### design.v
`timescale 1ns / 1ps
module IDP_encoder_42(   
    input wire[29 - 1 : 0] datain,     
    input wire clock,
    output reg[41:0] codeout     
    );
    reg [3:0] code_reg;
    wire [41 - 4 : 0] code_wire;     
    reg [27 - 1 : 0] r_msb;    
    always @(datain) begin       
        if(datain < 102334155) begin   
            code_reg[3:0] = 4'b0000;
            r_msb = datain; 
        end
        else if( (datain >= 102334155) && (datain < 165580141) ) begin
            code_reg[3:0] = 4'b0001;
            r_msb = datain - 63245986; 
        end
        else if( (datain >= 165580141) && (datain < 267914296) ) begin
            code_reg[3:0] = 4'b1000;
            r_msb = datain - 165580141; 
        end
        else if( (datain >= 267914296) && (datain < (165580141 * 2)) ) begin
            code_reg[3:0] = 4'b1001;
            r_msb = datain - 63245986 - 165580141; 
        end
        else if( (datain >= (165580141 * 2)) && (datain < 433494437) ) begin
            code_reg[3:0] = 4'b0011;
            r_msb = datain - 63245986 - 267914296; 
        end
        else if( (datain >= 433494437) && (datain < (267914296 * 2)) ) begin
            code_reg[3:0] = 4'b1100;
            r_msb = datain - 267914296 - 165580141; 
        end
        else if( (datain >= (267914296 * 2)) && (datain < (267914296 * 2 + 63245986)) ) begin
            code_reg[3:0] = 4'b0110;
            r_msb = datain - (267914296 * 2); 
        end
        else if( (datain >= (267914296 * 2 + 63245986)) && (datain < 701408733) ) begin
            code_reg[3:0] = 4'b0111;
            r_msb = datain - (267914296 * 2) - 63245986; 
        end
        else if( (datain >= 701408733) && (datain < (701408733 + 63245986)) ) begin
            code_reg[3:0] = 4'b1110;
            r_msb = datain - (267914296 * 2) - 165580141; 
        end
        else begin
            code_reg[3:0] = 4'b1111;
            r_msb = datain - (267914296 * 2) - 165580141 - 63245986; 
        end
    end
    wire [26 - 1 : 0] r37;
    wire [26 - 1 : 0] r36;
    wire [25 - 1 : 0] r35;
    wire [24 - 1 : 0] r34;
    wire [24 - 1 : 0] r33;
    wire [23 - 1 : 0] r32;
    wire [22 - 1 : 0] r31;
    wire [22 - 1 : 0] r30;
    wire [21 - 1 : 0] r29;
    wire [20 - 1 : 0] r28;
    wire [19 - 1 : 0] r27;
    wire [19 - 1 : 0] r26;
    wire [18 - 1 : 0] r25;
    wire [17 - 1 : 0] r24;
    wire [17 - 1 : 0] r23;
    wire [16 - 1 : 0] r22;
    wire [15 - 1 : 0] r21;
    wire [15 - 1 : 0] r20;
    wire [14 - 1 : 0] r19;
    wire [13 - 1 : 0] r18;
    wire [13 - 1 : 0] r17;
    wire [12 - 1 : 0] r16;
    wire [11 - 1 : 0] r15;
    wire [10 - 1 : 0] r14;
    wire [10 - 1 : 0] r13;
    wire [9 - 1 : 0] r12;
    wire [8 - 1 : 0] r11;
    wire [8 - 1 : 0] r10;
    wire [7 - 1 : 0] r09;
    wire [6 - 1 : 0] r08;
    wire [6 - 1 : 0] r07;
    wire [5 - 1 : 0] r06;
    wire [4 - 1 : 0] r05;
    wire [3 - 1 : 0] r04;
    wire [3 - 1 : 0] r03;
    wire [2 - 1 : 0] r02;
    wire [1 - 1 : 0] r01;
    assign r37 = (code_wire[37] == 0) ? (r_msb) : (r_msb - 39088169);
    assign r36 = (code_wire[36] == 0) ? (r37) : (r37 - 24157817);
    assign r35 = (code_wire[35] == 0) ? (r36) : (r36 - 14930352);
    assign r34 = (code_wire[34] == 0) ? (r35) : (r35 - 9227465);
    assign r33 = (code_wire[33] == 0) ? (r34) : (r34 - 5702887);
    assign r32 = (code_wire[32] == 0) ? (r33) : (r33 - 3524578);
    assign r31 = (code_wire[31] == 0) ? (r32) : (r32 - 2178309);
    assign r30 = (code_wire[30] == 0) ? (r31) : (r31 - 1346269);
    assign r29 = (code_wire[29] == 0) ? (r30) : (r30 - 832040);
    assign r28 = (code_wire[28] == 0) ? (r29) : (r29 - 514229);
    assign r27 = (code_wire[27] == 0) ? (r28) : (r28 - 317811);
    assign r26 = (code_wire[26] == 0) ? (r27) : (r27 - 196418);
    assign r25 = (code_wire[25] == 0) ? (r26) : (r26 - 121393);
    assign r24 = (code_wire[24] == 0) ? (r25) : (r25 - 75025);
    assign r23 = (code_wire[23] == 0) ? (r24) : (r24 - 46368);
    assign r22 = (code_wire[22] == 0) ? (r23) : (r23 - 28657);
    assign r21 = (code_wire[21] == 0) ? (r22) : (r22 - 17711);
    assign r20 = (code_wire[20] == 0) ? (r21) : (r21 - 10946);
    assign r19 = (code_wire[19] == 0) ? (r20) : (r20 - 6765);
    assign r18 = (code_wire[18] == 0) ? (r19) : (r19 - 4181);
    assign r17 = (code_wire[17] == 0) ? (r18) : (r18 - 2584);
    assign r16 = (code_wire[16] == 0) ? (r17) : (r17 - 1597);
    assign r15 = (code_wire[15] == 0) ? (r16) : (r16 - 987);
    assign r14 = (code_wire[14] == 0) ? (r15) : (r15 - 610);
    assign r13 = (code_wire[13] == 0) ? (r14) : (r14 - 377);
    assign r12 = (code_wire[12] == 0) ? (r13) : (r13 - 233);
    assign r11 = (code_wire[11] == 0) ? (r12) : (r12 - 144);
    assign r10 = (code_wire[10] == 0) ? (r11) : (r11 - 89);
    assign r09 = (code_wire[09] == 0) ? (r10) : (r10 - 55);
    assign r08 = (code_wire[08] == 0) ? (r09) : (r09 - 34);
    assign r07 = (code_wire[07] == 0) ? (r08) : (r08 - 21);
    assign r06 = (code_wire[06] == 0) ? (r07) : (r07 - 13);
    assign r05 = (code_wire[05] == 0) ? (r06) : (r06 - 8);
    assign r04 = (code_wire[04] == 0) ? (r05) : (r05 - 5);
    assign r03 = (code_wire[03] == 0) ? (r04) : (r04 - 3);
    assign r02 = (code_wire[02] == 0) ? (r03) : (r03 - 2);
    assign r01 = (code_wire[01] == 0) ? (r02) : (r02 - 1);
    assign code_wire[37] = (r_msb < 39088169) ? (0) : ( (r_msb >= 63245986) ? (1) : (code_reg[0]) );
    assign code_wire[36] = (r37 < 24157817) ? (0) : ( (r37 >= 39088169) ? (1) : (code_wire[37]) );
    assign code_wire[35] = (r36 < 14930352) ? (0) : ( (r36 >= 24157817) ? (1) : (code_wire[36]) );
    assign code_wire[34] = (r35 < 9227465) ? (0) : ( (r35 >= 14930352) ? (1) : (code_wire[35]) );
    assign code_wire[33] = (r34 < 5702887) ? (0) : ( (r34 >= 9227465) ? (1) : (code_wire[34]) );
    assign code_wire[32] = (r33 < 3524578) ? (0) : ( (r33 >= 5702887) ? (1) : (code_wire[33]) );
    assign code_wire[31] = (r32 < 2178309) ? (0) : ( (r32 >= 3524578) ? (1) : (code_wire[32]) );
    assign code_wire[30] = (r31 < 1346269) ? (0) : ( (r31 >= 2178309) ? (1) : (code_wire[31]) );
    assign code_wire[29] = (r30 < 832040) ? (0) : ( (r30 >= 1346269) ? (1) : (code_wire[30]) );
    assign code_wire[28] = (r29 < 514229) ? (0) : ( (r29 >= 832040) ? (1) : (code_wire[29]) );
    assign code_wire[27] = (r28 < 317811) ? (0) : ( (r28 >= 514229) ? (1) : (code_wire[28]) );
    assign code_wire[26] = (r27 < 196418) ? (0) : ( (r27 >= 317811) ? (1) : (code_wire[27]) );
    assign code_wire[25] = (r26 < 121393) ? (0) : ( (r26 >= 196418) ? (1) : (code_wire[26]) );
    assign code_wire[24] = (r25 < 75025) ? (0) : ( (r25 >= 121393) ? (1) : (code_wire[25]) );
    assign code_wire[23] = (r24 < 46368) ? (0) : ( (r24 >= 75025) ? (1) : (code_wire[24]) );
    assign code_wire[22] = (r23 < 28657) ? (0) : ( (r23 >= 46368) ? (1) : (code_wire[23]) );
    assign code_wire[21] = (r22 < 17711) ? (0) : ( (r22 >= 28657) ? (1) : (code_wire[22]) );
    assign code_wire[20] = (r21 < 10946) ? (0) : ( (r21 >= 17711) ? (1) : (code_wire[21]) );
    assign code_wire[19] = (r20 < 6765) ? (0) : ( (r20 >= 10946) ? (1) : (code_wire[20]) );
    assign code_wire[18] = (r19 < 4181) ? (0) : ( (r19 >= 6765) ? (1) : (code_wire[19]) );
    assign code_wire[17] = (r18 < 2584) ? (0) : ( (r18 >= 4181) ? (1) : (code_wire[18]) );
    assign code_wire[16] = (r17 < 1597) ? (0) : ( (r17 >= 2584) ? (1) : (code_wire[17]) );
    assign code_wire[15] = (r16 < 987) ? (0) : ( (r16 >= 1597) ? (1) : (code_wire[16]) );
    assign code_wire[14] = (r15 < 610) ? (0) : ( (r15 >= 987) ? (1) : (code_wire[15]) );
    assign code_wire[13] = (r14 < 377) ? (0) : ( (r14 >= 610) ? (1) : (code_wire[14]) );
    assign code_wire[12] = (r13 < 233) ? (0) : ( (r13 >= 377) ? (1) : (code_wire[13]) );
    assign code_wire[11] = (r12 < 144) ? (0) : ( (r12 >= 233) ? (1) : (code_wire[12]) );
    assign code_wire[10] = (r11 < 89) ? (0) : ( (r11 >= 144) ? (1) : (code_wire[11]) );
    assign code_wire[9] = (r10 < 55) ? (0) : ( (r10 >= 89) ? (1) : (code_wire[10]) );
    assign code_wire[8] = (r09 < 34) ? (0) : ( (r09 >= 55) ? (1) : (code_wire[9]) );
    assign code_wire[7] = (r08 < 21) ? (0) : ( (r08 >= 34) ? (1) : (code_wire[8]) );
    assign code_wire[6] = (r07 < 13) ? (0) : ( (r07 >= 21) ? (1) : (code_wire[7]) );
    assign code_wire[5] = (r06 < 8) ? (0) : ( (r06 >= 13) ? (1) : (code_wire[6]) );
    assign code_wire[4] = (r05 < 5) ? (0) : ( (r05 >= 8) ? (1) : (code_wire[5]) );
    assign code_wire[3] = (r04 < 3) ? (0) : ( (r04 >= 5) ? (1) : (code_wire[4]) );
    assign code_wire[2] = (r03 < 2) ? (0) : ( (r03 >= 3) ? (1) : (code_wire[3]) );
    assign code_wire[1] = (r02 < 1) ? (0) : ( (r02 >= 2) ? (1) : (code_wire[2]) );
    assign code_wire[0] = r01;
    always @(posedge clock) begin
        codeout[41 - 4 : 0] <= code_wire;
        codeout[41 : 41 - 3] <= code_reg;
    end
endmodule
### run.sh
#!/bin/bash
# the make line also repeats each setting of config.mk as NAME=value (left out here)
make -C /OpenROAD-flow-scripts/flow DESIGN_CONFIG=/design/flow/config.mk WORK_HOME=/design/flow/orfs CLKGATE_MAP_FILE= finish
### config.mk
export PLATFORM = sky130hd
export DESIGN_NAME = IDP_encoder_42
export DESIGN_NICKNAME = IDP_encoder_42
export VERILOG_FILES = /design/flow/design.v
export SDC_FILE = /design/flow/constraint.sdc
export NUM_CORES = 4
export LEC_CHECK = 0
export ABC_AREA = 1
export CAP_MARGIN = 20
export CORE_MARGIN = 2
export CORE_UTILIZATION = 68
export CTS_CLUSTER_DIAMETER = 312
export CTS_CLUSTER_SIZE = 99
export PLACE_DENSITY = 0.43
export SLEW_MARGIN = 20
### constraint.sdc
create_clock -name core_clock -period 45.2 [get_ports {clock}]
set_input_delay 9.0400 -clock core_clock [delete_from_list [all_inputs] [get_ports {clock}]]
set_output_delay 9.0400 -clock core_clock [all_outputs]
set_load 0.01 [all_outputs]
==> notes.md, run 1 <==
The run gives 1.12 as the routability congestion estimate. The run gives 1 as the number of warning messages in the yosys log. The main logic family after synthesis was simple AND/OR/NAND/NOR gates. The run gives 241 um for the vertical die dimension. After detailed placement, the total cell area comes to 52100 um^2. The placed wire-length estimate after detailed placement came out at 137000 um.

The run stopped with a tool error. The run gives 72 as the number of primary I/O pins. Input and output buffers added on the ports amount to 71. The floorplan has 86 rows.

The aoi/oai-family share of the synthesized area came out at 7.12%. Per the post-synthesis stats, the area per cell is 5.61 um^2. Among all cell types in the netlist, the one instantiated most often is sky130_fd_sc_hd__nand2_1.

With the number of register bits inferred by synthesis at 42, the post-synth net total is 6914. Looking at area per cell type in the netlist, the leader is sky130_fd_sc_hd__nand2_1. The terminating stage of the flow was clock tree synthesis.

The tools report the synthesized netlist cell count as 6794. The simple-gate area share of the yosys netlist works out to 68.3%. For reference, the top cells by count after synthesis are sky130_fd_sc_hd__nand2_1 (2039), sky130_fd_sc_hd__nand3_1 (732), sky130_fd_sc_hd__nand2_2 (640).

For this run, the chip area from Yosys synthesis comes to 38100 um^2. The count of library flops with an enable pin was 0; the area of the core was 55200 um^2. The run gives 38100 um^2 as the netlist area before placement. The post-synthesis adder-cell area fraction was 2.96%; the multiplexer area fraction after synthesis was 0%.

Fraction of registers with async set/reset: 0%. The portion of the post-synthesis area used by sequential elements is 2.21%. The cell-mix breakdown from Yosys lists the XOR/XNOR area share as 4.88%. Before placement the cells fill 69.0% of the core.

The synthesized netlist was found by Yosys to have 6794 cells. The main area contributors are sky130_fd_sc_hd__nand2_1 (20%), sky130_fd_sc_hd__nand2_2 (11%), sky130_fd_sc_hd__nand3_1 (9.6%). The count of different cell masters after synthesis is 83, and the die outline area is 57900 um^2. The first error in the log reads "[ERROR DPL-0033] detailed placement checks failed during check placement".

Measured along the x axis, the die boundary spans 241 um. The area share of the largest cell type after synthesis is 20.1%. For this run, the leading register cell type out of synthesis is sky130_fd_sc_hd__dfxtp_1.
-- per-stage QoR --
| stage | setup slack (ns) | cells |
|---|---|---|
| 3_5_place_dp | -4.67 | 9218 |
| 3_3_place_gp | -0.214 | 9218 |
| 2_1_floorplan | -0.0748 | 6794 |
==> run 2: changes to the inputs <==
ABC_AREA = unset   (was 1)
CORE_UTILIZATION = 25   (was 68)
CTS_CLUSTER_DIAMETER = 60   (was 312)
CTS_CLUSTER_SIZE = 10   (was 99)
PLACE_DENSITY = unset   (was 0.43)
clock period = 68.5 ns   (was 45.2 ns; I/O delays follow)
==> notes.md, run 2 <==
The flow ran to the end and the layout has no timing, DRC or antenna violations. The run gives 0% (unchanged) for the fraction of registers with async set/reset. TritonCTS built the clock tree. Number of buffers inserted by hold repair at cts: 0. The tools report the final hold slack as 14.39 ns. The instance count after placement with tap cells included was 8715 (-5.5%). By area the synthesized netlist is led by sky130_fd_sc_hd__xnor2_1 (9.2%), sky130_fd_sc_hd__nor2_1 (4.8%), sky130_fd_sc_hd__nand2_1 (4.0%).

The synthesized area per cell was 7.17 um^2 (+28%). The post-synth area from yosys stat was 43500 um^2 (+14%). The worst hold path terminates at codeout[39]. The multiplexer area fraction after synthesis was 4.07% (+4.1 points); the delay of the slowest cell on the worst path was 0.73 ns.

Post-synthesis adder-cell area fraction: 2.62% (-0.34 points). The worst min-delay path class was primary input to flop. The transition time recorded at the tightest slew-check pin is 0.999 ns.

The cell with the most instances after synthesis is sky130_fd_sc_hd__nor2_1. The tool flagged a number of max-cap violations equal to 0.

The area share of xor/xnor cells in the synthesized design was 13.8% (+8.9 points). The cell that appears most often on the critical path is sky130_fd_sc_hd__buf_4. The logs give 43500 um^2 (+14%) for the netlist area before placement and 1 (unchanged) for the number of warning messages in the yosys log.

The run gives 5047 as the first-iteration detailed-routing DRC count. In the final layout, the fill cell count is 18752. The count of different cell masters after synthesis came out at 213 (+160%). The tools report the area of the core as 173000 um^2 (+210%).

For the placement-stage worst setup slack, the log shows -1.05 ns (+3.62 ns). The final critical path time including I/O delays and setup was 66.17 ns. The net total in the final layout was 6642. Among all stages on the critical path, the largest delay is contributed by sky130_fd_sc_hd__or4b_2. With the area of placed instances at 49600 um^2 (-4.8%), the cell depth of the worst min-delay path is 7. The commonest register cell is sky130_fd_sc_hd__dfxtp_1.

The maximum fanout count along the critical path was 11. The DRC violation count after routing is 0, and the number of gates on the worst path with buffers counted is 257. The detailed router reported a total wirelength of 179000 um.

The total antenna diodes in the routed design was 0; the footprint of the flip-flops and latches was 841 um^2. Number of buffers added on ports: 71 (unchanged). The post-synth net total is 6184 (-11%). Vertical die dimension: 421 um (+75%). The area share of the largest cell type after synthesis came out at 9.21% (-11 points).

The share of the core filled with cells in the final layout was 30.3%; the cell area after layout was 52400 um^2. The tally of OpenROAD warnings works out to 79. The logs give 66.43 ns for the arrival time of the worst setup path and 142000 um (+3.4%) for the placed wire-length estimate after detailed placement. Capture point of the critical path: codeout[0]. With the global-route usage over all layers at 18.6%, the floorplan-stage core utilization is 25.1% (-44 points). The main logic family after synthesis is AND-OR/OR-AND gates. The sum of buffers and inverters on the critical path works out to 46. Per the timing report, the achievable frequency comes out to 15.1 MHz. The tools report the number of antenna violations at the first check in global routing as 1. The run gives 0 ns for the total negative slack for setup checks. OpenSTA lists the critical path startpoint as datain[1]. Cell type group with the largest total delay on the critical path: AND-OR/OR-AND gates.

The horizontal die dimension is 421 um (+75%). Before antenna repair, the detailed router went through 8 iterations. The count of library flops with an enable pin is 0 (unchanged).

The number of cell instances after yosys synthesis is 6063 (-11%). For this run, the detailed router reports a per-instance via density of 5.86. The number of hold violations in the final report is 0, and the headroom to the max-slew limit is 32.9%. The final report lists a non-filler cell total of 8847. The total congestion overflow after global routing came out at 0.

Critical hold path startpoint: datain[16]. According to the CTS report, the clock sink count is 42. The aoi/oai-family share of the synthesized area is 40.1% (+33 points). For the portion of the post-synthesis area used by sequential elements, the log shows 1.93% (-0.27 points).

The run gives 2 as the deepest level of the CTS H-tree. For the routability congestion estimate, the log shows 1.01 (-10%). Of all cell types, the one taking the most synthesized area is sky130_fd_sc_hd__xnor2_1.

The simple-gate area share of the yosys netlist was 30.1% (-38 points); the multi-input gate area in the final layout was 41500 um^2. The die outline area is 177000 um^2 (+210%). In the final routed layout, each cell accounts on average for 20.2 um.

According to the timing report, the data required time at the worst endpoint equals 68.76 ns. The number of register bits inferred by synthesis came out at 42 (unchanged). The clock passes through at most 2 buffers. The number of placement rows was 153 (+78%); the post-layout period usage of the worst path was 96.6%. Endpoint class of the critical path: a flop. Entering global routing, the biggest net connects 39 pins. The synthesized netlist cell count was 6063 (-11%); the CTS clock-pin slew for the worst setup and hold paths was 0.11 ns.

The logs give 0 for the final-report setup violation count and 2.33 ns for the worst setup margin. CTS added clock buffers totalling 5. The commonest cells after synthesis are sky130_fd_sc_hd__nor2_1 (551), sky130_fd_sc_hd__nand2_1 (467), sky130_fd_sc_hd__xnor2_1 (457). Nets still carrying antenna violations after routing amount to 0. For the number of primary I/O pins, the log shows 72 (unchanged).

The critical path is of the primary input to flop type. The kind of start point of the critical path is a primary input. The routed layout has 51837 vias. The first global-routing pass estimated 275000 um of wire. For the final number of max-transition violations, the log shows 0. For the via count of the first global-routing pass, the log shows 47992. The tools report the cell chosen for the clock root as sky130_fd_sc_hd__clkbuf_16. From synthesis to final layout, the design area changed by 20.6%.
[run 2: per-layer routing]
metal	vias to the layer above	GRT usage (%)	share of wire, %
li1	24341	-	-
met1	25050	25.2	44
met2	2087	30.8	46
met3	357	1.87	6.1
met4	2	6.23	3.7
met5	-	0	0.0073
[run 2: layout make-up]
| cell class | instances | area share, % |
|---|---|---|
| flip-flops and latches | 42 | 1.60 |
| inverters | 217 | 1.68 |
| multi-input cells | 5493 | 79.2 |
| repair buffers | 762 | 11.7 |
| well taps | 2325 | 5.55 |
| clock buffers | 5 | 0.239 |
| clock inverters | 3 | 0.0453 |
[run 2: timing repair]
item | 4_1_cts | 5_1_grt
endpoints found under the setup margin | 4 | 8
resized | 17 | 316
pin swaps | 2 | 96
endpoints found under the hold margin | 0 | 0
setup buffers | 3 | 120
gates cloned | 0 | 1
==> run 3: changes to the inputs <==
ABC_AREA = 1   (was unset)
CAP_MARGIN = 10   (was 20)
CELL_PAD_IN_SITES_GLOBAL_PLACEMENT = 1   (was unset)
CORE_UTILIZATION = 70   (was 25)
CTS_CLUSTER_DIAMETER = 376   (was 60)
GPL_ROUTABILITY_DRIVEN = 0   (was unset)
GPL_TIMING_DRIVEN = 1   (was unset)
MAX_ROUTING_LAYER = met5   (was unset)
TNS_END_PERCENT = 30   (was unset)
clock period = 18.8 ns   (was 68.5 ns; I/O delays follow)
==> notes.md, run 3 <==
The run stopped with a tool error. According to the logs, the last stage reached was global placement without I/O. The tool reported: "[ERROR GPL-0301] Utilization 119.069 % exceeds 100%". The main area contributors are sky130_fd_sc_hd__nand2_1 (20%), sky130_fd_sc_hd__nand2_2 (11%), sky130_fd_sc_hd__nand3_1 (9.6%).

The aoi/oai-family share of the synthesized area is 7.12% (-33 points). The netlist area before placement was 38100 um^2 (-12%). The floorplan-stage core utilization is 70.8% (+46 points). The logs give 38100 um^2 (-12%) for the post-synth area from yosys stat and 1 (unchanged) for the number of warning messages in the yosys log. The number of placement rows was 85 (-44%); the fraction of registers with async set/reset was 0% (unchanged). With the number of cell instances after yosys synthesis at 6794 (+12%), the post-synth net total is 6914 (+12%). Looking at area per cell type in the netlist, the leader is sky130_fd_sc_hd__nand2_1. The vertical die dimension was 237 um (-44%); the portion of the post-synthesis area used by sequential elements was 2.21% (+0.27 points).

The run gives 237 um (-44%) for the horizontal die dimension. In the post-synthesis netlist, the cell with the most instances is sky130_fd_sc_hd__nand2_1. The die outline area came out at 56300 um^2 (-68%). With the area of the core at 53800 um^2 (-69%), the area share of xor/xnor cells in the synthesized design is 4.88% (-8.9 points).

The count of library flops with an enable pin is 0 (unchanged), and the synthesized netlist cell count is 6794 (+12%). The most used flip-flop cell after synthesis is sky130_fd_sc_hd__dfxtp_1. The area share of the largest cell type after synthesis came out at 20.1% (+11 points).

The simple-gate area share of the yosys netlist was 68.3% (+38 points). The multiplexer area fraction after synthesis was 0% (-4.1 points); the count of different cell masters after synthesis was 83 (-61%). In the synthesized netlist, the cells that appear most often are sky130_fd_sc_hd__nand2_1 (2039), sky130_fd_sc_hd__nand3_1 (732), sky130_fd_sc_hd__nand2_2 (640). The synthesized area per cell came out at 5.61 um^2 (-22%).

Number of register bits inferred by synthesis: 42 (unchanged). Yosys shows that the main logic family after synthesis is simple AND/OR/NAND/NOR gates. Post-synthesis adder-cell area fraction: 2.96% (+0.34 points).
==> run 4: changes to the inputs <==
ABC_AREA = unset   (was 1)
CAP_MARGIN = 20   (was 10)
CELL_PAD_IN_SITES_GLOBAL_PLACEMENT = unset   (was 1)
CORE_UTILIZATION = 64   (was 70)
CTS_CLUSTER_DIAMETER = unset   (was 376)
CTS_CLUSTER_SIZE = unset   (was 10)
GPL_ROUTABILITY_DRIVEN = unset   (was 0)
GPL_TIMING_DRIVEN = unset   (was 1)
MAX_ROUTING_LAYER = unset   (was met5)
TNS_END_PERCENT = unset   (was 30)
clock period = 57.3 ns   (was 18.8 ns; I/O delays follow)
==> notes.md, run 4 <==
The post-synth net total was 6184 (-11%); the aoi/oai-family share of the synthesized area was 40.1% (+33 points). The area share of the largest cell type after synthesis works out to 9.21% (-11 points). The synthesized netlist cell count is 6063 (-11%), and the number of buffers added on ports is 71. The flow did not finish. The cell accounting for the most synthesized area is sky130_fd_sc_hd__xnor2_1. Die outline area: 70000 um^2 (+24%). The count of library flops with an enable pin works out to 0 (unchanged). Area of the core: 67200 um^2 (+25%).

The synthesis stats list as the most numerous cell sky130_fd_sc_hd__nor2_1. For the number of warning messages in the yosys log, the log shows 1 (unchanged). The tool reported: "[ERROR DPL-0033] detailed placement checks failed during check placement". With the simple-gate area share of the yosys netlist at 30.1% (-38 points), the area share of xor/xnor cells in the synthesized design is 13.8% (+8.9 points).

The multiplexer area fraction after synthesis was 4.07% (+4.1 points); the post-synthesis adder-cell area fraction was 2.62% (-0.34 points). Among all flip-flop cells after synthesis, the most frequent one is sky130_fd_sc_hd__dfxtp_1. The run gives 1.93% (-0.27 points) for the portion of the post-synthesis area used by sequential elements. The number of register bits inferred by synthesis works out to 42 (unchanged). The horizontal die dimension works out to 265 um (+12%). The number of cell instances after yosys synthesis was 6063 (-11%).

The tools report the netlist area before placement as 43500 um^2 (+14%). In the synthesized netlist, the cells that appear most often are sky130_fd_sc_hd__nor2_1 (551), sky130_fd_sc_hd__nand2_1 (467), sky130_fd_sc_hd__xnor2_1 (457). The number of placement rows is 95 (+12%).

The fraction of registers with async set/reset is 0% (unchanged). Progress stopped at detailed placement. In this run the count of I/O pins placed on the die edge is 72. Main logic family after synthesis: AND-OR/OR-AND gates. The post-synth area from yosys stat came out at 43500 um^2 (+14%). By area the synthesized netlist is led by sky130_fd_sc_hd__xnor2_1 (9.2%), sky130_fd_sc_hd__nor2_1 (4.8%), sky130_fd_sc_hd__nand2_1 (4.0%). Routability congestion estimate: 1.18.

The tools report the count of different cell masters after synthesis as 213 (+160%). The floorplan-stage core utilization is 64.7% (-6.1 points). The run gives 7.17 um^2 (+28%) for the synthesized area per cell.

The run gives 265 um (+12%) for the vertical die dimension.
==> run 4: metrics by stage <==
step              std cells  hold WS [ns]
global placement       9470         12.19
floorplan              6063         11.76
==> run 5: changes to the inputs <==
ABC_AREA = 1   (was unset)
CORE_UTILIZATION = 72   (was 64)
CTS_CLUSTER_DIAMETER = 389   (was unset)
CTS_CLUSTER_SIZE = 100   (was unset)
PLACE_DENSITY = 0.42   (was unset)
SETUP_SLACK_MARGIN = 3.11   (was unset)
TNS_END_PERCENT = 10   (was unset)
clock period = 40.3 ns   (was 57.3 ns; I/O delays follow)
==> notes.md, run 5 <==
The first error in the log reads "[ERROR DPL-0038] Utilization greater than 100%, impossible to legalize". For the count of different cell masters after synthesis, the log shows 83 (-61%). The count of library flops with an enable pin works out to 0 (unchanged). The run stopped with a tool error. For the number of primary I/O pins, the log shows 72 (unchanged).

For the portion of the post-synthesis area used by sequential elements, the log shows 2.21% (+0.27 points). The area share of xor/xnor cells in the synthesized design came out at 4.88% (-8.9 points). With the synthesized netlist cell count at 6794 (+12%), the number of register bits inferred by synthesis is 42 (unchanged). With the number of buffers added on ports at 71 (unchanged), the number of cell instances after yosys synthesis is 6794 (+12%). The synthesized area per cell came out at 5.61 um^2 (-22%). For this run, the leading register cell type out of synthesis is sky130_fd_sc_hd__dfxtp_1.

The area of the core is 52400 um^2 (-22%). The run gives 20.1% (+11 points) for the area share of the largest cell type after synthesis. The multiplexer area fraction after synthesis works out to 0% (-4.1 points). The run ended at detailed placement. The simple-gate area share of the yosys netlist came out at 68.3% (+38 points). The most common cell in the synthesized netlist is sky130_fd_sc_hd__nand2_1.

Vertical die dimension: 234 um (-12%). The netlist area before placement was 38100 um^2 (-12%). The tools report the post-synth net total as 6914 (+12%). Sorting the Yosys area breakdown by cell type puts at the top sky130_fd_sc_hd__nand2_1. With the number of placement rows at 84 (-12%), the number of warning messages in the yosys log is 1 (unchanged).

The commonest cells after synthesis are sky130_fd_sc_hd__nand2_1 (2039), sky130_fd_sc_hd__nand3_1 (732), sky130_fd_sc_hd__nand2_2 (640). The floorplan-stage core utilization was 72.7% (+7.9 points). In the synthesized netlist, the dominant kind of combinational cell is simple AND/OR/NAND/NOR gates.

With the routability congestion estimate at 1.17 (-0.80%), the post-synth area from yosys stat is 38100 um^2 (-12%). The die outline area was 54800 um^2 (-22%); the fraction of registers with async set/reset was 0% (unchanged). Yosys attributes the largest share of cell area to sky130_fd_sc_hd__nand2_1 (20%), sky130_fd_sc_hd__nand2_2 (11%), sky130_fd_sc_hd__nand3_1 (9.6%). The post-synthesis adder-cell area fraction came out at 2.96% (+0.34 points).

The aoi/oai-family share of the synthesized area came out at 7.12% (-33 points). The horizontal die dimension works out to 234 um (-12%).
-- run 5: stage by stage --
stage                   hold WS, ns
after floorplan                8.36
after global placement         8.79
==> run 6: changes to the inputs <==
CAP_MARGIN = 10   (was 20)
CELL_PAD_IN_SITES_GLOBAL_PLACEMENT = 0   (was unset)
CORE_UTILIZATION = 58   (was 72)
CTS_CLUSTER_DIAMETER = 60   (was 389)
CTS_CLUSTER_SIZE = 61   (was 100)
GPL_ROUTABILITY_DRIVEN = 1   (was unset)
GPL_TIMING_DRIVEN = 1   (was unset)
MAX_ROUTING_LAYER = met5   (was unset)
SETUP_SLACK_MARGIN = unset   (was 3.11)
TNS_END_PERCENT = 30   (was 10)
clock period = 44.7 ns   (was 40.3 ns; I/O delays follow)
==> notes.md, run 6 <==
The logs give 6914 (unchanged) for the post-synth net total and 5 for the number of buffers created by CTS. The vertical die dimension was 260 um (+11%). The cell with the most instances after synthesis was sky130_fd_sc_hd__nand2_1. The number of primary I/O pins is 72 (unchanged). The commonest cells after synthesis are sky130_fd_sc_hd__nand2_1 (2039), sky130_fd_sc_hd__nand3_1 (732), sky130_fd_sc_hd__nand2_2 (640). The cell sitting at the root of the clock tree is a sky130_fd_sc_hd__clkbuf_16. For the synthesized netlist cell count, the log shows 6794 (unchanged).

The number of buffers inserted by hold repair at cts is 0, and the fraction of registers with async set/reset is 0% (unchanged). The die outline area is 67800 um^2 (+24%), and the total congestion overflow after global routing is 1074. The number of clock sinks came out at 42.

The simple-gate area share of the yosys netlist works out to 68.3% (unchanged). For the netlist area before placement, the log shows 38100 um^2 (unchanged). The flow did not finish. The post-synth area from yosys stat was 38100 um^2 (unchanged); the post-synthesis adder-cell area fraction was 2.96% (unchanged). For reference, the top cells by area after synthesis are sky130_fd_sc_hd__nand2_1 (20%), sky130_fd_sc_hd__nand2_2 (11%), sky130_fd_sc_hd__nand3_1 (9.6%).

With the aoi/oai-family share of the synthesized area at 7.12% (unchanged), the multiplexer area fraction after synthesis is 0% (unchanged). The routability congestion estimate came out at 1.07 (-8.3%). The number of warning messages in the yosys log was 1 (unchanged). The number of cell instances after yosys synthesis was 6794 (unchanged); the area share of xor/xnor cells in the synthesized design was 4.88% (unchanged). Floorplan-stage core utilization: 58.9% (-14 points). The first error in the log reads "[ERROR GRT-0232] Routing congestion too high. Check the congestion heatmap in the GUI". Area share of the largest cell type after synthesis: 20.1% (unchanged).

The area of the core is 64700 um^2 (+23%), and the count of library flops with an enable pin is 0 (unchanged). Progress stopped at global routing. The run gives 86.8% for the global-route usage over all layers. The number of placement rows came out at 93 (+11%).

The synthesized area per cell works out to 5.61 um^2 (unchanged). The wire-length estimate of the detail-placed layout is 119000 um. Counting along the longest clock path gives a buffer depth of 2.

The cell accounting for the most synthesized area is sky130_fd_sc_hd__nand2_1. The commonest register cell after synthesis is sky130_fd_sc_hd__dfxtp_1. The count of different cell masters after synthesis is 83 (unchanged), and the deepest level of the CTS H-tree is 2.

The horizontal die dimension was 260 um (+11%); the number of buffers added on ports was 71 (unchanged). Number of register bits inferred by synthesis: 42 (unchanged). Portion of the post-synthesis area used by sequential elements: 2.21% (unchanged).

The main logic family after synthesis is simple AND/OR/NAND/NOR gates.
run 6: repair_timing:
item / CTS
pin swaps: 128
cloned: 14
buffers inserted: 94
gates resized: 219
setup endpoints to repair: 8
run 6: per-layer routing:
metal | GRT usage (%) | GRT overflow
met5 | 43.1 | 0
met4 | 93.7 | 343
met3 | 76.0 | 24
met2 | 102 | 695
met1 | 82.0 | 12
run 6: stage by stage:
step | utilization, % | setup slack, ns | TNS (ns) | cells | instance area (um^2)
after floorplan | - | -0.263 | -0.487 | 6794 | 39100
after global placement | 84.2 | -1.34 | -5.54 | 9576 | 54500
after detailed placement | 84.2 | -3.17 | -18.16 | 9576 | 54500
after CTS | 87.3 | -1.50 | -6.43 | 9692 | 56500
==> run 7: changes to the inputs <==
CAP_MARGIN = 15   (was 10)
CELL_PAD_IN_SITES_GLOBAL_PLACEMENT = unset   (was 0)
CORE_UTILIZATION = 72   (was 58)
CTS_CLUSTER_DIAMETER = 238   (was 60)
CTS_CLUSTER_SIZE = 99   (was 61)
GPL_ROUTABILITY_DRIVEN = unset   (was 1)
GPL_TIMING_DRIVEN = unset   (was 1)
MAX_ROUTING_LAYER = unset   (was met5)
PLACE_DENSITY = 0.43   (was 0.42)
SETUP_SLACK_MARGIN = 5.0   (was unset)
TNS_END_PERCENT = 10   (was 30)
clock period = 38.9 ns   (was 44.7 ns; I/O delays follow)
==> notes.md, run 7 <==
Cell accounting for the most synthesized area: sky130_fd_sc_hd__nand2_1. It got as far as detailed placement and failed there. Post-synth area from yosys stat: 38100 um^2 (unchanged).

The tool reported: "[ERROR DPL-0038] Utilization greater than 100%, impossible to legalize". The synthesized area per cell is 5.61 um^2 (unchanged). For reference, the top logic cell family by area is simple AND/OR/NAND/NOR gates. With the netlist area before placement at 38100 um^2 (unchanged), the simple-gate area share of the yosys netlist is 68.3% (unchanged). The logs give 72 (unchanged) for the number of primary I/O pins and 2.21% (unchanged) for the portion of the post-synthesis area used by sequential elements.

The count of different cell masters after synthesis was 83 (unchanged); the area share of the largest cell type after synthesis was 20.1% (unchanged). The area share of xor/xnor cells in the synthesized design works out to 4.88% (unchanged). The flow did not finish. The aoi/oai-family share of the synthesized area was 7.12% (unchanged). For reference, the top cells by area after synthesis are sky130_fd_sc_hd__nand2_1 (20%), sky130_fd_sc_hd__nand2_2 (11%), sky130_fd_sc_hd__nand3_1 (9.6%).

The commonest register cell after synthesis is sky130_fd_sc_hd__dfxtp_1. The run gives 6914 (unchanged) for the post-synth net total. With the routability congestion estimate at 1.15 (+7.5%), the multiplexer area fraction after synthesis is 0% (unchanged). The number of register bits inferred by synthesis was 42 (unchanged); the number of placement rows was 84 (-9.7%). The count of library flops with an enable pin was 0 (unchanged); the vertical die dimension was 234 um (-10%). The floorplan-stage core utilization is 72.7% (+14 points). The die outline area came out at 54800 um^2 (-19%). The logs give 52400 um^2 (-19%) for the area of the core and 6794 (unchanged) for the synthesized netlist cell count.

With the number of buffers added on ports at 71 (unchanged), the number of cell instances after yosys synthesis is 6794 (unchanged). The horizontal die dimension was 234 um (-10%). The commonest cells after synthesis are sky130_fd_sc_hd__nand2_1 (2039), sky130_fd_sc_hd__nand3_1 (732), sky130_fd_sc_hd__nand2_2 (640).

With the post-synthesis adder-cell area fraction at 2.96% (unchanged), the fraction of registers with async set/reset is 0% (unchanged). For the number of warning messages in the yosys log, the log shows 1 (unchanged). In the post-synthesis netlist, the cell with the most instances is sky130_fd_sc_hd__nand2_1.
==> run 7: through the flow <==
stage | setup WS, ns | hold slack (ns) | setup TNS, ns | instances
after floorplan | -5.38 | 8.08 | -38.27 | 6794
after global placement | -5.84 | 8.51 | -44.30 | 9370
==> run 8: changes to the inputs <==
CAP_MARGIN = 20   (was 15)
CORE_UTILIZATION = 69   (was 72)
CTS_CLUSTER_DIAMETER = 292   (was 238)
CTS_CLUSTER_SIZE = 98   (was 99)
PLACE_DENSITY = 0.37   (was 0.43)
SETUP_SLACK_MARGIN = -2.0   (was 5.0)
==> notes.md, run 8 <==
The run gives 0 (unchanged) for the count of library flops with an enable pin. The fraction of registers with async set/reset is 0% (unchanged). The logs give 53400 um^2 for the area of placed instances and 72 (unchanged) for the number of primary I/O pins. The number of register bits inferred by synthesis was 42 (unchanged). The first error in the log reads "[ERROR DPL-0038] Utilization greater than 100%, impossible to legalize".

With the post-synth net total at 6914 (unchanged), the aoi/oai-family share of the synthesized area is 7.12% (unchanged). The post-synthesis adder-cell area fraction was 2.96% (unchanged); the synthesized area per cell was 5.61 um^2 (unchanged). The area share of xor/xnor cells in the synthesized design is 4.88% (unchanged). Sorting the synthesized cells by area gives the leading types as sky130_fd_sc_hd__nand2_1 (20%), sky130_fd_sc_hd__nand2_2 (11%), sky130_fd_sc_hd__nand3_1 (9.6%). The run gives 57100 um^2 (+4.3%) for the die outline area.

With the simple-gate area share of the yosys netlist at 68.3% (unchanged), the count of different cell masters after synthesis is 83 (unchanged). For the number of placement rows, the log shows 86 (+2.4%). The flow did not finish. The run gives 6794 (unchanged) for the synthesized netlist cell count. The tools report the number of cell instances after yosys synthesis as 6794 (unchanged). The netlist area before placement was 38100 um^2 (unchanged). In the post-synthesis netlist, the cell with the most instances is sky130_fd_sc_hd__nand2_1.

The tools report the routability congestion estimate as 1.14 (-1.3%). The portion of the post-synthesis area used by sequential elements came out at 2.21% (unchanged). Of all cell types, the one taking the most synthesized area is sky130_fd_sc_hd__nand2_1.

The area of the core was 54900 um^2 (+4.6%). By count the netlist is led by sky130_fd_sc_hd__nand2_1 (2039), sky130_fd_sc_hd__nand3_1 (732), sky130_fd_sc_hd__nand2_2 (640). The floorplan-stage core utilization was 69.4% (-3.2 points); the vertical die dimension was 239 um (+2.1%).

The placed wire-length estimate after detailed placement was 147000 um. Among the non-sequential cells, simple AND/OR/NAND/NOR gates take the most area. The horizontal die dimension works out to 239 um (+2.1%). For the instance count after placement with tap cells included, the log shows 9398. The run gives 71 (unchanged) for the number of buffers added on ports. With the multiplexer area fraction after synthesis at 0% (unchanged), the area share of the largest cell type after synthesis is 20.1% (unchanged). The commonest register cell after synthesis was sky130_fd_sc_hd__dfxtp_1. For the number of warning messages in the yosys log, the log shows 1 (unchanged).

The run gives 38100 um^2 (unchanged) for the post-synth area from yosys stat. The terminating stage of the flow was clock tree synthesis.
==> run 8: metrics by stage <==
| step | hold slack [ns] | setup slack [ns] | TNS (ns) |
|---|---|---|---|
| 3_3_place_gp | 8.52 | -5.84 | -44.16 |
| 3_5_place_dp | 8.52 | -10.34 | -100.91 |
| 2_1_floorplan | 8.08 | -5.38 | -38.27 |
==> run 9: changes to the inputs <==
ABC_AREA = unset   (was 1)
CAP_MARGIN = 30   (was 20)
CORE_UTILIZATION = 40   (was 69)
CTS_CLUSTER_DIAMETER = 180   (was 292)
CTS_CLUSTER_SIZE = 35   (was 98)
GPL_ROUTABILITY_DRIVEN = 0   (was unset)
MAX_ROUTING_LAYER = met5   (was unset)
PLACE_DENSITY = unset   (was 0.37)
SETUP_SLACK_MARGIN = unset   (was -2.0)
TNS_END_PERCENT = 35   (was 10)
clock period = 70.0 ns   (was 38.9 ns; I/O delays follow)
==> notes.md, run 9 <==
In the final report, the number of pins over their slew limit comes to 0. Counting along the longest clock path gives a buffer depth of 2. The tools report the post-synth net total as 6184 (-11%). Yosys instantiated no cell more often than sky130_fd_sc_hd__nor2_1.

CTS saw 42 sinks. For this run, the slowest stage of the critical path takes 0.56 ns. The flow ran to the end and the layout has no timing, DRC or antenna violations. For this run, the total global-route usage over all layers was measured as 28.3%. The layout filler cell count is 10650.

The area growth from synthesis to layout is 16.5%. With the maximum fanout count along the critical path at 31, the arrival time of the worst setup path is 68.23 ns. Among cell families on the critical path, the largest total delay comes from AND-OR/OR-AND gates. The worst hold path belongs to the class primary input to flop. According to the timing report, the data required time at the worst endpoint equals 70.25 ns. For the pin with the worst max-slew slack, the measured transition is 0.997 ns.

The number of buffers added on ports was 71 (unchanged). Looking at the setup timing report, the critical path kind is primary input to flop. The aoi/oai-family share of the synthesized area works out to 40.1% (+33 points). The tools report the DRC violation count after routing as 0. The tools report the total congestion overflow after global routing as 0.

Commonest register cell after synthesis: sky130_fd_sc_hd__dfxtp_1. The synthesized area per cell is 7.17 um^2 (+28%). The final critical path takes up 97.1% of the cycle. The fraction of registers with async set/reset works out to 0% (unchanged). Following the worst setup path forward leads to its endpoint at codeout[1]. Headroom to the max-slew limit: 33.1%. The max-capacitance violation count came out at 0.

Looking at the critical path, the single cell with the biggest stage delay is sky130_fd_sc_hd__a2111o_4. The run gives 1.93% (-0.27 points) for the portion of the post-synthesis area used by sequential elements. In the routed layout, each cell is associated on average with a via count of 6.66. Counting both buffers and inverters, the worst setup path holds a total of 44. The horizontal die dimension was 334 um (+40%); the number of placement rows was 120 (+40%). The worst path needs 67.97 ns of the cycle, external delays included. In this build the clock could be raised as far as 14.7 MHz. According to the timing report, the critical path is launched from datain[1]. Placement-stage worst setup slack: -1.25 ns (+9.09 ns). Cell accounting for the most synthesized area: sky130_fd_sc_hd__xnor2_1. The first-iteration detailed-routing DRC count is 6699. Dividing the detail-routed wire length by the instance count gives 21.6 um. The run gives 264000 um for the first-pass GRT wire length. The area share of the largest cell type after synthesis is 9.21% (-11 points), and the count of antenna-violating nets left after detailed routing is 0.

With the floorplan-stage core utilization at 40.5% (-29 points), the number of register bits inferred by synthesis is 42 (unchanged). Per the detailed-route log, wirelength across all metal layers totals 171000 um. Simple-gate area share of the yosys netlist: 30.1% (-38 points).

After the last flow step, the layout net total stands at 6595. Once layout is complete, the utilization of the core stands at 47.2%.

The count of different cell masters after synthesis was 213 (+160%). Counting instances, the worst hold path has a depth of 5. The iteration tally of the first detailed-router pass was 14. The CTS clock-pin slew for the worst setup and hold paths is 0.10 ns, and the number of warning messages in the yosys log is 1 (unchanged). For the number of primary I/O pins, the log shows 72 (unchanged). STA classifies the critical path endpoint as a flop. Per the CTS log, the maximum H-tree level is 2.

TritonCTS built the clock tree. The tools report the synthesized netlist cell count as 6063 (-11%). The stage logs contain a warning count of 79. The kind of start point of the critical path is a primary input.

For the worst min-delay path, the startpoint reported by OpenROAD is datain[27]. The area share of xor/xnor cells in the synthesized design is 13.8% (+8.9 points). The destination of the worst hold path is codeout[40].

Area of the core: 107000 um^2 (+96%). The number of antenna violations at the first check in global routing was 7. By instance count, the cell type seen most on the critical path is sky130_fd_sc_hd__inv_1. The number of cell instances after yosys synthesis is 6063 (-11%), and the multiplexer area fraction after synthesis is 4.07% (+4.1 points). Cell chosen for the clock root: sky130_fd_sc_hd__clkbuf_16. In the synthesized netlist, the cells that appear most often are sky130_fd_sc_hd__nor2_1 (551), sky130_fd_sc_hd__nand2_1 (467), sky130_fd_sc_hd__xnor2_1 (457).

The logs give 134000 um (-8.6%) for the placed wire-length estimate after detailed placement and 43500 um^2 (+14%) for the post-synth area from yosys stat. The main area contributors are sky130_fd_sc_hd__xnor2_1 (9.2%), sky130_fd_sc_hd__nor2_1 (4.8%), sky130_fd_sc_hd__nand2_1 (4.0%). For the via count of the first global-routing pass, the log shows 47612.

Per the OpenROAD timing report, the critical path contains 255 cells. The number of buffers inserted by hold repair at cts came out at 0.

Buffers inserted during clock tree synthesis total 5. Counting endpoints that fail hold in the final report gives 0.

The worst setup margin is 2.03 ns. The pin count of the biggest net entering global routing was 36; the netlist area before placement was 43500 um^2 (+14%). Of the combinational cells, the family taking the most area is AND-OR/OR-AND gates. Summing over every cut layer, the via total after detailed routing is 52486. With the count of library flops with an enable pin at 0 (unchanged), the post-synthesis adder-cell area fraction is 2.62% (-0.34 points). The die outline area was 111000 um^2 (+95%). The vertical die dimension came out at 334 um (+40%). The final-report setup violation count was 0.
==> run 9: final cells by class <==
| type | count | area (um^2) | area share [%] |
|---|---|---|---|
| antenna | 6 | 15.0 | 0.0296 |
| clock inverter | 3 | 28.8 | 0.0568 |
| timing repair buffer | 713 | 5740 | 11.3 |
| tap | 1403 | 1760 | 3.47 |
| inverter | 217 | 882 | 1.74 |
| multi-input combinational | 5495 | 41300 | 81.5 |
| clock buffer | 5 | 125 | 0.247 |
| sequential | 42 | 841 | 1.66 |
==> run 9: what timing repair did <==
item	4_1_cts	5_1_grt
pin swaps	1	88
setup buffers	1	100
resized	18	294
endpoints found under the setup margin	4	8
cloned	0	3
endpoints found under the hold margin	0	0
==> run 9: per-layer routing <==
layer	up-vias	GRT usage (%)	routed length, um
met1	24773	38.7	74400
li1	24245	-	-
met5	-	0	62
met2	2882	43.9	73200
met4	6	8.87	6250
met3	580	6.22	16800
==> run 9: stage by stage <==
step	TNS, ns	std cells	hold slack [ns]	instance area [um^2]
after floorplan	0	6063	14.30	43800
after global placement	-3.11	7763	14.74	48000
after detailed placement	-4.33	7764	14.73	48000
after CTS	0	7773	14.98	48300
after global routing	-1.39	7878	14.75	50600
final	0	7884	14.80	50700
==> run 10: changes to the inputs <==
ABC_AREA = 1   (was unset)
CAP_MARGIN = 20   (was 30)
CORE_UTILIZATION = 71   (was 40)
CTS_CLUSTER_DIAMETER = 229   (was 180)
CTS_CLUSTER_SIZE = 54   (was 35)
GPL_ROUTABILITY_DRIVEN = unset   (was 0)
HOLD_SLACK_MARGIN = 0.27   (was unset)
MAX_ROUTING_LAYER = unset   (was met5)
TNS_END_PERCENT = unset   (was 35)
clock period = 56.5 ns   (was 70.0 ns; I/O delays follow)
==> notes.md, run 10 <==
The run finished with no timing, DRC or antenna violations. The count of library flops with an enable pin was 0 (unchanged). The max-capacitance violation count came out at 0 (unchanged).

The number of hold violations in the final report was 0 (unchanged); the post-synth net total was 6914 (+12%). The run gives 11300 um (-32%) for the met3 routed wirelength. The cell with the most instances after synthesis was sky130_fd_sc_hd__nand2_1. The multiplexer area fraction after synthesis is 0% (-4.1 points). The post-synthesis adder-cell area fraction came out at 2.96% (+0.34 points). Pin count of the biggest net entering global routing: 34 (-5.6%). Relative to the synthesized area, the layout overhead comes to 6.49%.

The headroom to the max-slew limit came out at 51.7% (+19 points). The fraction of registers with async set/reset was 0% (unchanged). The tools report the routability congestion estimate as 1.04. STA classifies the critical path startpoint as a primary input. The tally of OpenROAD warnings was 79 (unchanged). Looking at the critical path, the single cell with the biggest stage delay is sky130_fd_sc_hd__dlymetal6s2s_1.

The number of cell instances after yosys synthesis was 6794 (+12%); the deepest level of the CTS H-tree was 2 (unchanged). The logs give 1 (-6) for the number of antenna violations at the first check in global routing and 0 (unchanged) for the final-report setup violation count. With the count of vias placed by the detailed router at 44794 (-15%), the post-synth area from yosys stat is 38100 um^2 (-12%). The actual transition at the worst max-transition pin works out to 0.724 ns (-0.273 ns). With the area of placed instances at 38100 um^2 (-21%), the horizontal die dimension is 236 um (-29%).

The aoi/oai-family share of the synthesized area was 7.12% (-33 points); the count of different cell masters after synthesis was 83 (-61%). According to the timing report, the critical path is launched from datain[19]. The tools report the total antenna diodes in the routed design as 0 (-6). Number of register bits inferred by synthesis: 42 (unchanged). The cell depth of the worst min-delay path was 5 (unchanged). The maximum fanout count along the critical path is 24 (-23%). The global-route usage over all layers was 38.0% (+9.8 points). With the first-iteration detailed-routing DRC count at 5306 (-21%), the number of placement rows is 84 (-30%). With the number of buffers created by CTS at 5 (unchanged), the number of clock sinks is 42 (unchanged). The number of vias per cell after detailed routing works out to 5.88 (-12%). The number of warning messages in the yosys log came out at 1 (unchanged). The simple-gate area share of the yosys netlist is 68.3% (+38 points). Per the synthesis report, the dominant area consumer among library cells is sky130_fd_sc_hd__nand2_1.

The die outline area is 55500 um^2 (-50%). The logs give 0 (unchanged) for the final number of max-transition violations and 56.79 ns (-13.46 ns) for the endpoint required time on the critical path. The run gives 0 (unchanged) as the count of antenna-violating nets left after detailed routing. The run gives 0 ns (unchanged) as the total negative slack for setup checks. The tools report the endpoint class of the critical path as a flop.

The worst path needs 53.40 ns of the cycle, external delays included. The capture point of the critical path is codeout[0]. The main logic family after synthesis was simple AND/OR/NAND/NOR gates.

Topmost layer with routed signal wires: met4. Delay of the slowest cell on the worst path: 0.55 ns (about the same). The via count of the first global-routing pass is 38550 (-19%). The sum of buffers and inverters on the critical path works out to 65 (+48%). Per the timing report, the achievable frequency comes out to 18.7 MHz. Number of buffers added on ports: 71 (unchanged). Yosys attributes the largest share of cell area to sky130_fd_sc_hd__nand2_1 (20%), sky130_fd_sc_hd__nand2_2 (11%), sky130_fd_sc_hd__nand3_1 (9.6%). The run gives 118000 um (-31%) as the routed wire length. The run gives 0 (unchanged) as the total congestion overflow after global routing. The average wire per standard cell was 15.5 um (-29%). The run gives 89300 um (-34%) for the placed wire-length estimate after detailed placement. Cell type group with the largest total delay on the critical path: simple AND/OR/NAND/NOR gates.

The floorplan-stage core utilization came out at 72.2% (+32 points). The kind of critical path was primary input to flop. Area of the core: 52800 um^2 (-51%). The vertical die dimension was 236 um (-29%); the netlist area before placement was 38100 um^2 (-12%).

Area share of xor/xnor cells in the synthesized design: 4.88% (-8.9 points). The arrival time of the worst setup path was 53.69 ns (-14.54 ns); the post-layout period usage of the worst path was 94.5% (-2.6 points). Synthesized area per cell: 5.61 um^2 (-22%).

The destination of the worst hold path is codeout[40]. The tools report the cell area after layout as 40600 um^2 (-20%). Looking at the clock tree report, the root buffer type is sky130_fd_sc_hd__clkbuf_16. The run gives 2 (unchanged) for the number of buffers between clock root and the deepest sink. The number of primary I/O pins is 72 (unchanged). TritonCTS built the clock tree.

The first-pass GRT wire length is 183000 um (-31%), and the area share of the largest cell type after synthesis is 20.1% (+11 points). For the net total in the final layout, the log shows 7047 (+6.9%). The run gives 11 (-3) for the iteration tally of the first detailed-router pass.

The most numerous cell type found on the critical path is sky130_fd_sc_hd__nand2_1. The run gives 0.10 ns (about the same) for the CTS clock-pin slew for the worst setup and hold paths. Post-route met1 wirelength: 48700 um (-34%).

Synthesized netlist cell count: 6794 (+12%). According to the hold report, the worst path is of the primary input to flop type. The run gives 357 (+40%) for the number of gates on the worst path with buffers counted. Sorting the synthesized cells by how often they occur yields sky130_fd_sc_hd__nand2_1 (2039), sky130_fd_sc_hd__nand3_1 (732), sky130_fd_sc_hd__nand2_2 (640). In this run the most critical hold path is launched from datain[22].

Portion of the post-synthesis area used by sequential elements: 2.21% (+0.27 points). Commonest register cell after synthesis: sky130_fd_sc_hd__dfxtp_1. The DRC violation count after routing was 0 (unchanged); the met2 routed wirelength was 53000 um (-28%).
[run 10: per-layer routing]
metal / track usage [%] / vias up
met5: 0 / -
met4: 13.6 / 0
met3: 4.84 / 411
met2: 62.7 / 2419
met1: 50.7 / 20153
li1: - / 21811
[run 10: metrics by stage]
stage | std cells | setup WS (ns) | util, % | hold slack, ns
global placement | 7441 | 0.427 | 72.2 | 12.04
CTS | 7450 | 0.0876 | 72.6 | 12.05
finish | 7616 | 3.10 | 76.9 | 11.86
global route | 7616 | -0.681 | 76.9 | 11.88
floorplan | 6794 | 7.20 | - | 11.60
detailed placement | 7441 | -1.26 | 72.2 | 12.04
[run 10: final cells by class]
type / count / area, um^2
repair buffers: 263 / 2330
clock inverters: 3 / 23.8
multi-input cells: 5710 / 32700
inverters: 905 / 3660
flip-flops and latches: 42 / 841
fillers: 4410 / 12200
well taps: 688 / 861
clock buffers: 5 / 125
[run 10: timing repair]
action	in CTS	in global routing
setup endpoints to repair	4	9
resized	16	232
gates cloned	1	22
buffers inserted	0	144
pin swaps	1	55
hold buffers	0	0
==> run 11: changes to the inputs <==
CORE_UTILIZATION = 69   (was 71)
CTS_CLUSTER_DIAMETER = 287   (was 229)
CTS_CLUSTER_SIZE = 98   (was 54)
HOLD_SLACK_MARGIN = unset   (was 0.27)
PLACE_DENSITY = 0.37   (was unset)
SETUP_SLACK_MARGIN = 5.0   (was unset)
TNS_END_PERCENT = 10   (was unset)
clock period = 38.6 ns   (was 56.5 ns; I/O delays follow)
==> notes.md, run 11 <==
The run gives 7.12% (unchanged) for the aoi/oai-family share of the synthesized area. The multiplexer area fraction after synthesis is 0% (unchanged), and the number of register bits inferred by synthesis is 42 (unchanged). Ranked by instance count, the synthesized netlist is headed by sky130_fd_sc_hd__nand2_1 (2039), sky130_fd_sc_hd__nand3_1 (732), sky130_fd_sc_hd__nand2_2 (640).

The flow did not finish. The area share of xor/xnor cells in the synthesized design is 4.88% (unchanged). The cell accounting for the most synthesized area is sky130_fd_sc_hd__nand2_1.

The post-synth net total came out at 6914 (unchanged). The logs give 9399 (+26%) for the instance count after placement with tap cells included and 6794 (unchanged) for the synthesized netlist cell count. The area of the core was 54900 um^2 (+4.0%). Cell with the most instances after synthesis: sky130_fd_sc_hd__nand2_1. The count of library flops with an enable pin was 0 (unchanged). The tools report the number of primary I/O pins as 72 (unchanged). The fraction of registers with async set/reset was 0% (unchanged); the portion of the post-synthesis area used by sequential elements was 2.21% (unchanged).

Post-synth the commonest register cell is sky130_fd_sc_hd__dfxtp_1. The flow halted during clock tree synthesis. The run gives 239 um (+1.4%) for the vertical die dimension. The run gives 53400 um^2 (+40%) for the area of placed instances.

The synthesized area per cell is 5.61 um^2 (unchanged). The floorplan-stage core utilization was 69.4% (-2.8 points). The run gives 1.14 (+8.8%) for the routability congestion estimate.

After synthesis, the largest family of logic cells by area is simple AND/OR/NAND/NOR gates. The post-synthesis adder-cell area fraction was 2.96% (unchanged); the number of cell instances after yosys synthesis was 6794 (unchanged). The first error in the log reads "[ERROR DPL-0038] Utilization greater than 100%, impossible to legalize". The tools report the die outline area as 57100 um^2 (+2.9%). The placed wire-length estimate after detailed placement is 146000 um (+64%), and the area share of the largest cell type after synthesis is 20.1% (unchanged). The number of placement rows came out at 86 (+2.4%). The number of buffers added on ports works out to 71 (unchanged). The simple-gate area share of the yosys netlist is 68.3% (unchanged). For reference, the top cells by area after synthesis are sky130_fd_sc_hd__nand2_1 (20%), sky130_fd_sc_hd__nand2_2 (11%), sky130_fd_sc_hd__nand3_1 (9.6%). The run gives 38100 um^2 (unchanged) as the post-synth area from yosys stat.

The netlist area before placement was 38100 um^2 (unchanged); the number of warning messages in the yosys log was 1 (unchanged). With the count of different cell masters after synthesis at 83 (unchanged), the horizontal die dimension is 239 um (+1.4%).
[run 11: per-stage QoR]
stage / worst slack (ns) / util (%)
detailed placement: -10.25 / 97.3
global placement: -5.96 / 97.3
floorplan: -5.62 / -
==> run 12: changes to the inputs <==
CAP_MARGIN = 5   (was 20)
CORE_UTILIZATION = 72   (was 69)
CTS_CLUSTER_DIAMETER = 229   (was 287)
CTS_CLUSTER_SIZE = 54   (was 98)
HOLD_SLACK_MARGIN = 0.27   (was unset)
PLACE_DENSITY = unset   (was 0.37)
SETUP_SLACK_MARGIN = unset   (was 5.0)
TNS_END_PERCENT = unset   (was 10)
clock period = 44.2 ns   (was 38.6 ns; I/O delays follow)
==> notes.md, run 12 <==
The flow did not finish. It got as far as detailed placement and failed there. The tool reported: "[ERROR DPL-0038] Utilization greater than 100%, impossible to legalize". With the fraction of registers with async set/reset at 0% (unchanged), the number of buffers added on ports is 71 (unchanged). The post-synthesis adder-cell area fraction is 2.96% (unchanged), and the portion of the post-synthesis area used by sequential elements is 2.21% (unchanged).

Sorting the synthesis cell report by count puts at the top sky130_fd_sc_hd__nand2_1. The synthesized area per cell came out at 5.61 um^2 (unchanged). The number of cell instances after yosys synthesis is 6794 (unchanged), and the area share of the largest cell type after synthesis is 20.1% (unchanged). The area share of xor/xnor cells in the synthesized design works out to 4.88% (unchanged). The count of different cell masters after synthesis is 83 (unchanged). Number of placement rows: 84 (-2.3%). The simple-gate area share of the yosys netlist works out to 68.3% (unchanged).

Die outline area: 54800 um^2 (-4.1%). For this run, the leading register cell type out of synthesis is sky130_fd_sc_hd__dfxtp_1. The aoi/oai-family share of the synthesized area came out at 7.12% (unchanged). With the routability congestion estimate at 1.13 (-0.81%), the number of register bits inferred by synthesis is 42 (unchanged).

Main logic family after synthesis: simple AND/OR/NAND/NOR gates. Summed over all instances, the cell type with the most area after synthesis is sky130_fd_sc_hd__nand2_1. The vertical die dimension was 234 um (-2.1%). The commonest cells after synthesis are sky130_fd_sc_hd__nand2_1 (2039), sky130_fd_sc_hd__nand3_1 (732), sky130_fd_sc_hd__nand2_2 (640). The multiplexer area fraction after synthesis was 0% (unchanged). The number of warning messages in the yosys log is 1 (unchanged), and the horizontal die dimension is 234 um (-2.1%). The main area contributors are sky130_fd_sc_hd__nand2_1 (20%), sky130_fd_sc_hd__nand2_2 (11%), sky130_fd_sc_hd__nand3_1 (9.6%). The run gives 72.7% (+3.2 points) for the floorplan-stage core utilization. The area of the core came out at 52400 um^2 (-4.4%). The netlist area before placement is 38100 um^2 (unchanged), and the post-synth net total is 6914 (unchanged).

With the number of primary I/O pins at 72 (unchanged), the count of library flops with an enable pin is 0 (unchanged). The synthesized netlist cell count is 6794 (unchanged). The post-synth area from yosys stat is 38100 um^2 (unchanged).
[run 12: per-stage QoR]
stage          hold slack (ns)  TNS [ns]  std cells  area, um^2
2_1_floorplan             9.14    -0.398       6794       39500
3_3_place_gp              9.58     -4.03       9351       54200
==> run 13: changes to the inputs <==
CAP_MARGIN = 0   (was 5)
CELL_PAD_IN_SITES_DETAIL_PLACEMENT = 0   (was unset)
CELL_PAD_IN_SITES_GLOBAL_PLACEMENT = 3   (was unset)
CORE_ASPECT_RATIO = 1.4   (was unset)
CORE_MARGIN = 10   (was 2)
CORE_UTILIZATION = 30   (was 72)
CTS_CLUSTER_DIAMETER = 60   (was 229)
CTS_CLUSTER_SIZE = 39   (was 54)
GPL_ROUTABILITY_DRIVEN = 1   (was unset)
GPL_TIMING_DRIVEN = 1   (was unset)
HOLD_SLACK_MARGIN = -0.02   (was 0.27)
MAX_ROUTING_LAYER = met5   (was unset)
MIN_ROUTING_LAYER = met1   (was unset)
SETUP_SLACK_MARGIN = -2.0   (was unset)
TNS_END_PERCENT = 30   (was unset)
clock period = 43.1 ns   (was 44.2 ns; I/O delays follow)
==> notes.md, run 13 <==
The flow ran to the end, but the layout failed its checks. The violated checks flagged are setup timing. Prior to clock tree synthesis, the placed netlist has a worst setup slack of -5.20 ns.

The tools report the capture point of the critical path as codeout[0]. Number of buffers created by CTS: 5. The netlist area before placement came out at 38100 um^2 (unchanged). By area the synthesized netlist is led by sky130_fd_sc_hd__nand2_1 (20%), sky130_fd_sc_hd__nand2_2 (11%), sky130_fd_sc_hd__nand3_1 (9.6%). The run gives 8 for the final-report setup violation count. The tools report the count of different cell masters after synthesis as 83 (unchanged).

The number of gates on the worst path with buffers counted came out at 385. Per the hold report, the tightest min-delay path originates at datain[16]. The number of register bits inferred by synthesis is 42 (unchanged), and the deepest level of the CTS H-tree is 2. Looking at the gate-level netlist, the highest instance count belongs to sky130_fd_sc_hd__nand2_1. Among all stages on the critical path, the largest delay is contributed by sky130_fd_sc_hd__o21bai_4. With the area share of the largest cell type after synthesis at 20.1% (unchanged), the routability congestion estimate is 0.915 (-19%). The post-synth net total is 6914 (unchanged).

The area share of xor/xnor cells in the synthesized design came out at 4.88% (unchanged). The vertical die dimension works out to 442 um (+89%). The detailed router placed 49451 vias in this run. The kind of critical path was primary input to flop. Of all cell types, the one taking the most synthesized area is sky130_fd_sc_hd__nand2_1. The via count of the first global-routing pass is 49125, and the fraction of registers with async set/reset is 0% (unchanged). Nets still carrying antenna violations after routing amount to 0. The aoi/oai-family share of the synthesized area came out at 7.12% (unchanged). The timing report gives the clock slew at the launch and capture registers of the worst setup and hold paths as 0.12 ns. The tools report the die outline area as 142000 um^2 (+160%).

The number of buffers added on ports is 71 (unchanged). The most used flip-flop cell after synthesis is sky130_fd_sc_hd__dfxtp_1. Setup repair after global routing could not meet its margin everywhere. Yosys shows that the main logic family after synthesis is simple AND/OR/NAND/NOR gates. TritonCTS built the clock tree.

The floorplan-stage core utilization came out at 30.2% (-42 points). The finished layout holds 10716 standard cells, fillers aside.

Multiplexer area fraction after synthesis: 0% (unchanged). For the synthesized netlist cell count, the log shows 6794 (unchanged). The run gives 0 (unchanged) for the count of library flops with an enable pin. The worst setup margin came out at -2.85 ns.

The area of the core is 126000 um^2 (+140%). The run gives 0.29 ns for the delay of the slowest cell on the worst path. Entering global routing, the biggest net connects 21 pins. Post-synth area from yosys stat: 38100 um^2 (unchanged). The number of primary I/O pins was 72 (unchanged).

The number of warning messages in the yosys log was 1 (unchanged). The number of cell instances after yosys synthesis came out at 6794 (unchanged). The post-layout period usage of the worst path was 107%; the placed wire-length estimate after detailed placement was 138000 um. The post-synthesis adder-cell area fraction was 2.96% (unchanged); the headroom to the max-slew limit was 67.2%. The simple-gate area share of the yosys netlist is 68.3% (unchanged).

Recorded from the global router log, the overflow total was 0. The cell type group with the largest total delay on the critical path was simple AND/OR/NAND/NOR gates. Synthesized area per cell: 5.61 um^2 (unchanged). The maximum clock frequency is 21.8 MHz. The horizontal die dimension is 321 um (+37%), and the average wire per standard cell is 15.0 um.

Endpoints failing hold in the final report were tallied at 0. For reference, the top cells by count after synthesis are sky130_fd_sc_hd__nand2_1 (2039), sky130_fd_sc_hd__nand3_1 (732), sky130_fd_sc_hd__nand2_2 (640). The run gives 154 (+83%) as the number of placement rows. After clock tree synthesis, the flow added hold-fix buffers numbering 0.

The destination of the worst hold path is codeout[40]. The run gives 2.21% (unchanged) for the portion of the post-synthesis area used by sequential elements.
[run 13: stage by stage]
stage	hold WS [ns]	utilization (%)
after floorplan	8.92	-
after global placement	9.36	44.6
after detailed placement	9.36	44.6
after CTS	9.47	45.7
after global routing	9.30	48.3
final	9.25	48.3
[run 13: timing repair]
action                     CTS  global route
pin swaps                   79           287
cloned                      12            12
setup buffers               54           124
hold endpoints to repair     0             0
setup endpoints to repair    8            10
gates resized              156           597
[run 13: area by class of cell]
type                            instances  area (um^2)  area share (%)
Sequential cell                        42          841            1.38
Timing Repair inverter                  1         8.76          0.0144
Inverter                              905         3660            6.02
Tap cell                             1638         2050            3.37
Clock buffer                            5          125           0.206
Clock inverter                          3         43.8          0.0719
Multi-Input combinational cell       5701        34700            57.0
Timing Repair Buffer                 2421        19500            32.0
[run 13: layer usage]
| metal | vias to the layer above | global-route usage [%] | share of wire (%) |
|---|---|---|---|
| li1 | 26068 | - | - |
| met1 | 22641 | 23.5 | 40 |
| met4 | 0 | 6.46 | 3.3 |
| met3 | 209 | 1.02 | 1.5 |
| met2 | 533 | 44.0 | 56 |
| met5 | - | 0 | 0 |
